==> flow/design.v (excerpt) <==
module cordic_sincos(
	input clk,
	input rst,
	input start,
	input [15:0] z0,
	output ready,
	output reg done,
	output [15:0] x,
	output [15:0] y
	);
==> flow/config.mk <==
export PLATFORM = sky130hd
export DESIGN_NAME = cordic_sincos
export DESIGN_NICKNAME = cordic_sincos
export VERILOG_FILES = /design/flow/design.v
export SDC_FILE = /design/flow/constraint.sdc
export NUM_CORES = 4
export LEC_CHECK = 0
export ABC_AREA = 1
export CAP_MARGIN = 20
export CORE_MARGIN = 2
export CORE_UTILIZATION = 72
export CTS_CLUSTER_DIAMETER = 168
export CTS_CLUSTER_SIZE = 97
export PLACE_DENSITY = 0.39
export SLEW_MARGIN = 20
==> flow/constraint.sdc <==
create_clock -name core_clock -period 3.61 [get_ports {clk}]
set_input_delay 0.7220 -clock core_clock [delete_from_list [all_inputs] [get_ports {clk}]]
set_output_delay 0.7220 -clock core_clock [all_outputs]
set_load 0.01 [all_outputs]
run.sh (not shown) runs the stock make flow with config.mk's settings and CLKGATE_MAP_FILE=.
The baseline produced a clean layout.
Then changed:
--- a/flow/config.mk
+++ b/flow/config.mk
@@ -7,9 +7,5 @@
 export LEC_CHECK = 0
-export ABC_AREA = 1
 export CAP_MARGIN = 20
 export CORE_MARGIN = 2
-export CORE_UTILIZATION = 72
-export CTS_CLUSTER_DIAMETER = 168
-export CTS_CLUSTER_SIZE = 97
-export PLACE_DENSITY = 0.39
+export CORE_UTILIZATION = 19
 export SLEW_MARGIN = 20
==> flow/constraint.sdc (replaced) <==
create_clock -name core_clock -period 4.75 [get_ports {clk}]
set_input_delay 0.9500 -clock core_clock [delete_from_list [all_inputs] [get_ports {clk}]]
set_output_delay 0.9500 -clock core_clock [all_outputs]
set_load 0.01 [all_outputs]
Result:
- The changed run finished with timing, DRC and antenna clean
- final area grows by about 5.4%
- clock skew hardly moves
- clock-buffer cell count climbs by 1
- sequential share of layout area came out lower by 1.1 points
- die size went up to 3.5 times its value

---

== run A ==
Starting RTL as in the previous note.
make LEC_CHECK=0 ABC_AREA=0 CAP_MARGIN=20 CELL_PAD_IN_SITES_DETAIL_PLACEMENT=2 CELL_PAD_IN_SITES_GLOBAL_PLACEMENT=0 CORE_ASPECT_RATIO=1.51 CORE_MARGIN=2 CORE_UTILIZATION=16 CTS_CLUSTER_DIAMETER=293 CTS_CLUSTER_SIZE=17 GPL_ROUTABILITY_DRIVEN=0 GPL_TIMING_DRIVEN=0 MAX_ROUTING_LAYER=met4 MIN_ROUTING_LAYER=met2 PLACE_DENSITY_LB_ADDON=0.19 SETUP_SLACK_MARGIN=1.0 SLEW_MARGIN=10 TNS_END_PERCENT=95 finish   # period 3.63 ns
[flow] run A | stages: complete | final checks: fail | reason: negative setup slack
#### Input delta (run B over run A)
Settings: a deleted GPL_ROUTABILITY_DRIVEN that had been 0; a deleted CELL_PAD_IN_SITES_DETAIL_PLACEMENT that had been 2; a deleted SETUP_SLACK_MARGIN that had been 1.0; a deleted GPL_TIMING_DRIVEN that had been 0; a deleted CORE_ASPECT_RATIO that had been 1.51; a change of SLEW_MARGIN from 10 to 20; a change of CORE_UTILIZATION from 16 to 64; a deleted TNS_END_PERCENT that had been 95; a deleted ABC_AREA that had been 0; a deleted CELL_PAD_IN_SITES_GLOBAL_PLACEMENT that had been 0; a deleted MAX_ROUTING_LAYER that had been met4; a deleted CTS_CLUSTER_SIZE that had been 17; a deleted PLACE_DENSITY_LB_ADDON that had been 0.19; a deleted MIN_ROUTING_LAYER that had been met2; a deleted CTS_CLUSTER_DIAMETER that had been 293; a change of the clock period (ns, I/O delays scaled along) from 3.63 to 3.65.
Floorplan die width (run B / run A): 0.62. Run B ended up with mux4_1 as its cell with the largest stage delay on the worst path; run A ended up with mux4_2. Complete run, failing final checks: run B, reason negative setup slack. Run B vs. run A: area of all placed cells without fillers decreased by 910 sq um relative to the old numbers, filler cell count now smaller, global-route track usage on met1 saw an increase. Compared with run A, run B shows a proportion of power drawn by flip-flops and latches that is 1.1 points higher. Summary — worst hold slack, run B relative to run A: higher, by 84 ps. Taking run A as the reference, in run B core outline area dropped about 75%; global-route wire length before repair has decreased.
Modified inputs, run C compared to run B
Settings: CORE_UTILIZATION now 66, was 64; ABC_AREA now 1, previously not set; the clock period (ns, I/O delays scaled along) now 5.11, was 3.65.
Notes after the runs:
Having completed the whole flow, run C delivered a layout that passed the timing, design-rule and antenna checks.
Run C contains fewer vias than run B.
Relative to run B, run C improves routed wire length.
Compare run B and run C | instance count on the critical path higher: run C
Aggregate global-route resource usage: run C vs run B down 4.9 points

---

cordic_sincos again, from the RTL that the note above started with.
clock: 3.16 ns
lec_check: 0
abc_area: 1
cap_margin: 35
cell_pad_in_sites_global_placement: 0
core_aspect_ratio: 0.84
core_margin: 2
core_utilization: 16
cts_cluster_diameter: 217
cts_cluster_size: 74
gpl_timing_driven: 1
max_routing_layer: met4
min_routing_layer: met1
place_density_lb_addon: 0.19
setup_slack_margin: 0.61
slew_margin: 30
tns_end_percent: 95
The starting point completed and failed the layout checks on setup timing.
Edit:
Settings changed: ABC_AREA 1 to 0, CORE_ASPECT_RATIO 0.84 to 0.92, CTS_CLUSTER_DIAMETER 217 to 28, CTS_CLUSTER_SIZE 74 to unset, MAX_ROUTING_LAYER met4 to unset, MIN_ROUTING_LAYER met1 to met2, SETUP_SLACK_MARGIN 0.61 to 0.45, SLEW_MARGIN 30 to 20.
Clock period 3.16 ns to 4.9 ns, I/O delays scaled along.
This time the run finished but failed the layout checks on DRC.
Design area drops by 23%.
Setup slack improves by 0.90 ns.
Die size drops by about 3%.
Sequential share of layout area climbs by 4.6 points.
Fmax drops by 20%.
Wire length drops by about 11%.
Register-to-register slack improves by 0.90 ns.
Non-clock buffer count drops by 169.
Sequential cell count does not change.
Via count climbs by 8.8%.
Utilization drops by 5.1 points.

---

Setup of build 88:
The RTL this note starts from:
==> flow/design.v <==
`timescale 1ns / 1ps
module cla_slice_part(g,p,a,b);
 input a, b;
 output g;  
 output p;  
 assign g = a & b;
 assign p = a ^ b;
endmodule
module CarryPropagateGenerateUnit( g,p,a,b);
	input  [15:0] a,b;
	output [15:0] g,p;
	cla_slice_part s0(g[0],p[0],a[0],b[0]);
	cla_slice_part s1(g[1],p[1],a[1],b[1]);
	cla_slice_part s2(g[2],p[2],a[2],b[2]);
	cla_slice_part s3(g[3],p[3],a[3],b[3]);
	cla_slice_part s4(g[4],p[4],a[4],b[4]);
	cla_slice_part s5(g[5],p[5],a[5],b[5]);
	cla_slice_part s6(g[6],p[6],a[6],b[6]);
	cla_slice_part s7(g[7],p[7],a[7],b[7]);
	cla_slice_part s8(g[8],p[8],a[8],b[8]);
	cla_slice_part s9(g[9],p[9],a[9],b[9]);
	cla_slice_part s10(g[10],p[10],a[10],b[10]);
	cla_slice_part s11(g[11],p[11],a[11],b[11]);
	cla_slice_part s12(g[12],p[12],a[12],b[12]);
	cla_slice_part s13(g[13],p[13],a[13],b[13]);
	cla_slice_part s14(g[14],p[14],a[14],b[14]);
	cla_slice_part s15(g[15],p[15],a[15],b[15]);
endmodule
module SixteenBitSummationUnit(sum,p,carry,cin);
  input [14:0] carry;
  input cin;
  input [15:0] p;
  output [15:0] sum;
  assign sum[0] = p[0] ^ cin;
  assign sum[1] = p[1] ^ carry[0];
  assign sum[2] = p[2] ^ carry[1];
  assign sum[3] = p[3] ^ carry[2];
  assign sum[4] = p[4] ^ carry[3];
  assign sum[5] = p[5] ^ carry[4];
  assign sum[6] = p[6] ^ carry[5];
  assign sum[7] = p[7] ^ carry[6];
  assign sum[8] = p[8] ^ carry[7];
  assign sum[9] = p[9] ^ carry[8];
  assign sum[10] = p[10] ^ carry[9];
  assign sum[11] = p[11] ^ carry[10];
  assign sum[12] = p[12] ^ carry[11];
  assign sum[13] = p[13] ^ carry[12];
  assign sum[14] = p[14] ^ carry[13];
  assign sum[15] = p[15] ^ carry[14];
endmodule
module four_bit_block_cla(P,G,carry,p,g,cin);
	input [3:0] p,g;
	input cin;
	output [2:0] carry;
	output P,G;
	assign	carry[0] = 	g[0] |
											cin & p[0];
	assign	carry[1] =  g[1] |
											g[0] & p[1] |
											cin  &  p[0] & p[1];
	assign	carry[2] =  g[2] |
											g[1] & p[2] |
											g[0] & p [1] & p[2] |
											cin  & p[0] & p[1] & p[2];
	assign	P = p[0] & p[1] & p[2] & p[3];
	assign	G = g[3] | 
							g[2] & p[3] |
							g[1] & p[2] & p[3] |
							g[0] & p[1] & p[2] & p[3];
endmodule
module cla_16_two_level(sum,cout,a,b,cin);
	input [15:0] a, b;
	input cin;
	output [15:0] sum;
	output  cout;
	wire [15:0]   g, p,carry;  
	wire [3:0]  G,P;
	assign carry[3]  = G[0] | cin & P[0];
	assign carry[7]  = G[1] | G[0] & P[1] | cin & P[0] & P[1]; 
	assign carry[11] = G[2] |
										 G[1] & P[2] |
										 G[0] & P[1] & P[2] | 
										 cin  & P[0] & P[1] & P[2];
	assign cout = G[3] |
								G[2] & P[3] |
								G[1] & P[2] & P[3] |
								G[0] & P[1] & P[2] & P[3] |
								cin   & P[0] & P[1] & P[2] & P[3];
	CarryPropagateGenerateUnit   CPGU( g,p,a,b);
	four_bit_block_cla FBBC0(P[0],G[0],carry[2:0],p[3:0],g[3:0],cin);     
	four_bit_block_cla FBBC1(P[1],G[1],carry[6:4],p[7:4],g[7:4],carry[3]);   
	four_bit_block_cla FBBC2(P[2],G[2],carry[10:8],p[11:8],g[11:8],carry[7]);
	four_bit_block_cla FBBC3(P[3],G[3],carry[14:12],p[15:12],g[15:12],carry[11]); 
	SixteenBitSummationUnit TTBSU(sum,p,carry[14:0],cin);
endmodule
`timescale 1ns / 1ps
module xnew2(
	output reg [15:0] x,
	input [15:0] x0,
	input [15:0] y,
	input cin,
	input reset,
	input stop,
	input clk
	);
	wire [15:0] sum,a,b;
	wire cout;	 
	cla_16_two_level alu(sum,cout,a,b,cin);
	assign a=x;
	assign b=cin?(~y):y;
	always @(posedge clk)
	begin
		if(reset)
		begin
			x<=x0;
		end
		else
		begin
			if(!stop)
			begin
				x<=sum;
			end
			else
			begin
				x<=x;
			end
		end
	end
endmodule
`timescale 1ns / 1ps
module ynew2(
	output reg [15:0] y,
	input [15:0] y0,
	input [15:0] x,
	input cin,
	input reset,
	input stop,
	input clk
	);
	wire [15:0] sum,a,b;
	wire cout;	 
	cla_16_two_level alu(sum,cout,a,b,cin);
	assign a=y;
	assign b=cin?(~x):x;
	always @(posedge clk)
	begin
		if(reset)
		begin
			y<=y0;
		end
		else
		begin
			if(!stop)
			begin
				y<=sum;
			end
			else
			begin
				y<=y;
			end
		end	
	end
endmodule
`timescale 1ns / 1ps
module znew2(
	output reg [15:0] z,
	output zsign,
	input [15:0] z0,
	input [15:0] zrom,
	input cin,
	input reset,
	input stop,
	input clk
	);
	wire [15:0] sum,a,b;
	wire cout;	 
	cla_16_two_level alu(sum,cout,a,b,cin);
	assign a=z;
	assign b=cin?(~zrom):zrom;
	always @(posedge clk)
	begin
		if(reset)
		begin
			z<=z0;
		end
		else
		begin
			if(!stop)
				z<=sum;
			else
				z<=z;
		end	
	end
	assign zsign=z[15];
endmodule
`timescale 1ns / 1ps
module datapathnew2(
	output [15:0] x,
	output [15:0] y,
	input [15:0] z0,
	input [3:0] i,
	input reset,
	input stop,
	input clk
	); 
	parameter xinit=16'b0010_0110_1101_1101;	 
	parameter yinit=16'b0;
	reg [15:0] zrom_q;
	wire [15:0] xval,yval,zval;
	wire [15:0] x0,y0;
	wire [15:0] z;
	wire zsign;
	always @(*)
	begin
		case(i)
			4'd0: zrom_q=16'b0011_0010_0100_0011;
			4'd1: zrom_q=16'b0001_1101_1010_1100;
			4'd2: zrom_q=16'b0000_1111_1010_1101;
			4'd3: zrom_q=16'b0000_0111_1111_0101;
			4'd4: zrom_q=16'b0000_0011_1111_1110;
			4'd5: zrom_q=16'b0000_0001_1111_1111;
			4'd6: zrom_q=16'b0000_0000_1111_1111;
			4'd7: zrom_q=16'b0000_0000_0111_1111;
			4'd8: zrom_q=16'b0000_0000_0011_1111;
			4'd9: zrom_q=16'b0000_0000_0001_1111;
			4'd10: zrom_q=16'b0000_0000_0000_1111;
			4'd11: zrom_q=16'b0000_0000_0000_0111;
			4'd12: zrom_q=16'b0000_0000_0000_0011;
			4'd13: zrom_q=16'b0000_0000_0000_0001;
			4'd14: zrom_q=16'b0;
			4'd15: zrom_q=16'b0;
			default: zrom_q=16'b0;
		endcase
	end
	xnew2 xmod(x,x0,yval,xcin,reset,stop,clk);
	ynew2 ymod(y,y0,xval,ycin,reset,stop,clk);
	znew2 zmod(z,zsign,z0,zval,zcin,reset,stop,clk);
	assign x0=xinit;
	assign y0=yinit;
	assign xval=$signed(x)>>>i;
	assign yval=$signed(y)>>>i;
	assign zval=zrom_q;
	assign xcin=zsign?1'b0:1'b1;
	assign ycin=zsign?1'b1:1'b0;
	assign zcin=zsign?1'b0:1'b1;
endmodule
`timescale 1ns / 1ps
module cordic_sincos(
	input clk,
	input rst,
	input start,
	input [15:0] z0,
	output ready,
	output reg done,
	output [15:0] x,
	output [15:0] y
	);
	reg busy;
	reg [3:0] cnt;
	wire load;
	assign ready = ~busy;
	assign load = rst | (start & ~busy);
	always @(posedge clk)
	begin
		if(rst)
		begin
			busy <= 1'b0;
			cnt <= 4'd0;
			done <= 1'b0;
		end
		else
		begin
			done <= 1'b0;
			if(!busy)
			begin
				cnt <= 4'd0;
				if(start)
					busy <= 1'b1;
			end
			else
			begin
				cnt <= cnt + 4'd1;
				if(cnt == 4'd15)
				begin
					busy <= 1'b0;
					done <= 1'b1;
				end
			end
		end
	end
	datapathnew2 dp(x,y,z0,cnt,load,~busy,clk);
endmodule
==> flow/config.mk <==
export PLATFORM = sky130hd
export DESIGN_NAME = cordic_sincos
export DESIGN_NICKNAME = cordic_sincos
export VERILOG_FILES = /design/flow/design.v
export SDC_FILE = /design/flow/constraint.sdc
export NUM_CORES = 4
export LEC_CHECK = 0
export ABC_AREA = 1
export CAP_MARGIN = 30
export CELL_PAD_IN_SITES_GLOBAL_PLACEMENT = 0
export CORE_ASPECT_RATIO = 0.84
export CORE_MARGIN = 2
export CORE_UTILIZATION = 16
export CTS_CLUSTER_DIAMETER = 217
export CTS_CLUSTER_SIZE = 74
export GPL_TIMING_DRIVEN = 1
export MAX_ROUTING_LAYER = met4
export MIN_ROUTING_LAYER = met1
export PLACE_DENSITY_LB_ADDON = 0.19
export SETUP_SLACK_MARGIN = 0.45
export SLEW_MARGIN = 0
export TNS_END_PERCENT = 95
==> flow/constraint.sdc <==
create_clock -name core_clock -period 3.16 [get_ports {clk}]
set_input_delay 0.6320 -clock core_clock [delete_from_list [all_inputs] [get_ports {clk}]]
set_output_delay 0.6320 -clock core_clock [all_outputs]
set_load 0.01 [all_outputs]
Layout checks on build 88: not met. Flow itself completed; violations: setup timing.
Input-level comparison between build 94 and build 88:
- clearing MAX_ROUTING_LAYER, which used to be met4
- swapping 0.19 for 0.3 in PLACE_DENSITY_LB_ADDON
- swapping 74 for 86 in CTS_CLUSTER_SIZE
- swapping 0.84 for 0.92 in CORE_ASPECT_RATIO
- swapping 0 for 20 in SLEW_MARGIN
- swapping 217 for 28 in CTS_CLUSTER_DIAMETER
- swapping 30 for 0 in CAP_MARGIN
- swapping 16 for 72 in CORE_UTILIZATION
- swapping 3.16 for 3.64 in the clock period (ns, I/O delays scaled along)
### Flow results
Build 94 was carried through to the last stage, and its layout satisfied the timing, design-rule and antenna checks. The endpoint of the most critical setup path comes out dp.xmod.x[15] in one run and dp.ymod.y[12] in the other, namely in build 88 and build 94 respectively. Against build 88, build 94 comes in about 50% lower on cell row count. In the flow results for build 88 and build 94, the power consumption is larger on build 88. Register-to-register slack: build 88 and build 94 compared, higher one is build 94. Sort build 88 and build 94 by first-pass GRT wire length asc -> top: build 94. Compared with build 88, build 94 shows a lower final clock period utilization by the worst path.
#### Input delta (build 15 over build 94)
- TNS_END_PERCENT no longer set, was 95
- CORE_ASPECT_RATIO no longer set, was 0.92
- ABC_AREA no longer set, was 1
- CTS_CLUSTER_DIAMETER now 105, was 28
- MIN_ROUTING_LAYER no longer set, was met1
- PLACE_DENSITY_LB_ADDON no longer set, was 0.3
- CELL_PAD_IN_SITES_GLOBAL_PLACEMENT no longer set, was 0
- SETUP_SLACK_MARGIN now -0.24, was 0.45
- CTS_CLUSTER_SIZE no longer set, was 86
- GPL_TIMING_DRIVEN no longer set, was 1
- the clock period (ns, I/O delays scaled along) now 3.98, was 3.64
Build 15 completed end to end; final checks failed (setup timing). From build 94 to build 15 the numbers moved as follows: register-to-register slack now sits lower, slew at the pin closest to its max-slew limit now sits lower, total chip power now sits higher, global-route wire length before repair now sits higher. Comparing build 15 with build 94, the total detailed-routing wirelength came out essentially unchanged.
Input changes introduced in build 49 (baseline for comparison: build 15):
- swapping 0 for 20 in CAP_MARGIN
- clearing CTS_CLUSTER_DIAMETER, which used to be 105
- putting CTS_CLUSTER_SIZE at 97 where nothing was set
- clearing SETUP_SLACK_MARGIN, which used to be -0.24
- swapping 3.98 for 4.97 in the clock period (ns, I/O delays scaled along)
==> comparison <==
- In build 49 relative to build 15, power dissipated by switching net loads had gone down by more than a quarter.
- On number of global-route vias before repair, the higher figure sits with build 15, not build 49.
- Of build 49 and build 15, only build 15 fails to finish with a clean layout.
- [flow] build 15 | stages: complete | final checks: fail | reason: setup timing
- Relative to build 15, weighted congestion reported at the end of routability-driven placement increased by 2.4% in build 49.
- Summary of build 49 over build 15: layout overhead on the synthesized area lost 12 points, total length of routed met2 wires lost about 24%, tightest hold margin lost 0.028 ns, via count lost about 12%.
- Build 49 ends up with higher summed negative setup slack over all endpoints than build 15 does.
- What build 49 reported for total power has to be multiplied by 1.4 to get the figure for build 15.
- Required arrival time at the worst endpoint was higher in build 49 than in build 15.
- Comparing the two runs side by side, build 49 comes out ahead of build 15 on wire length.
Power and IR drop assume default switching activity.
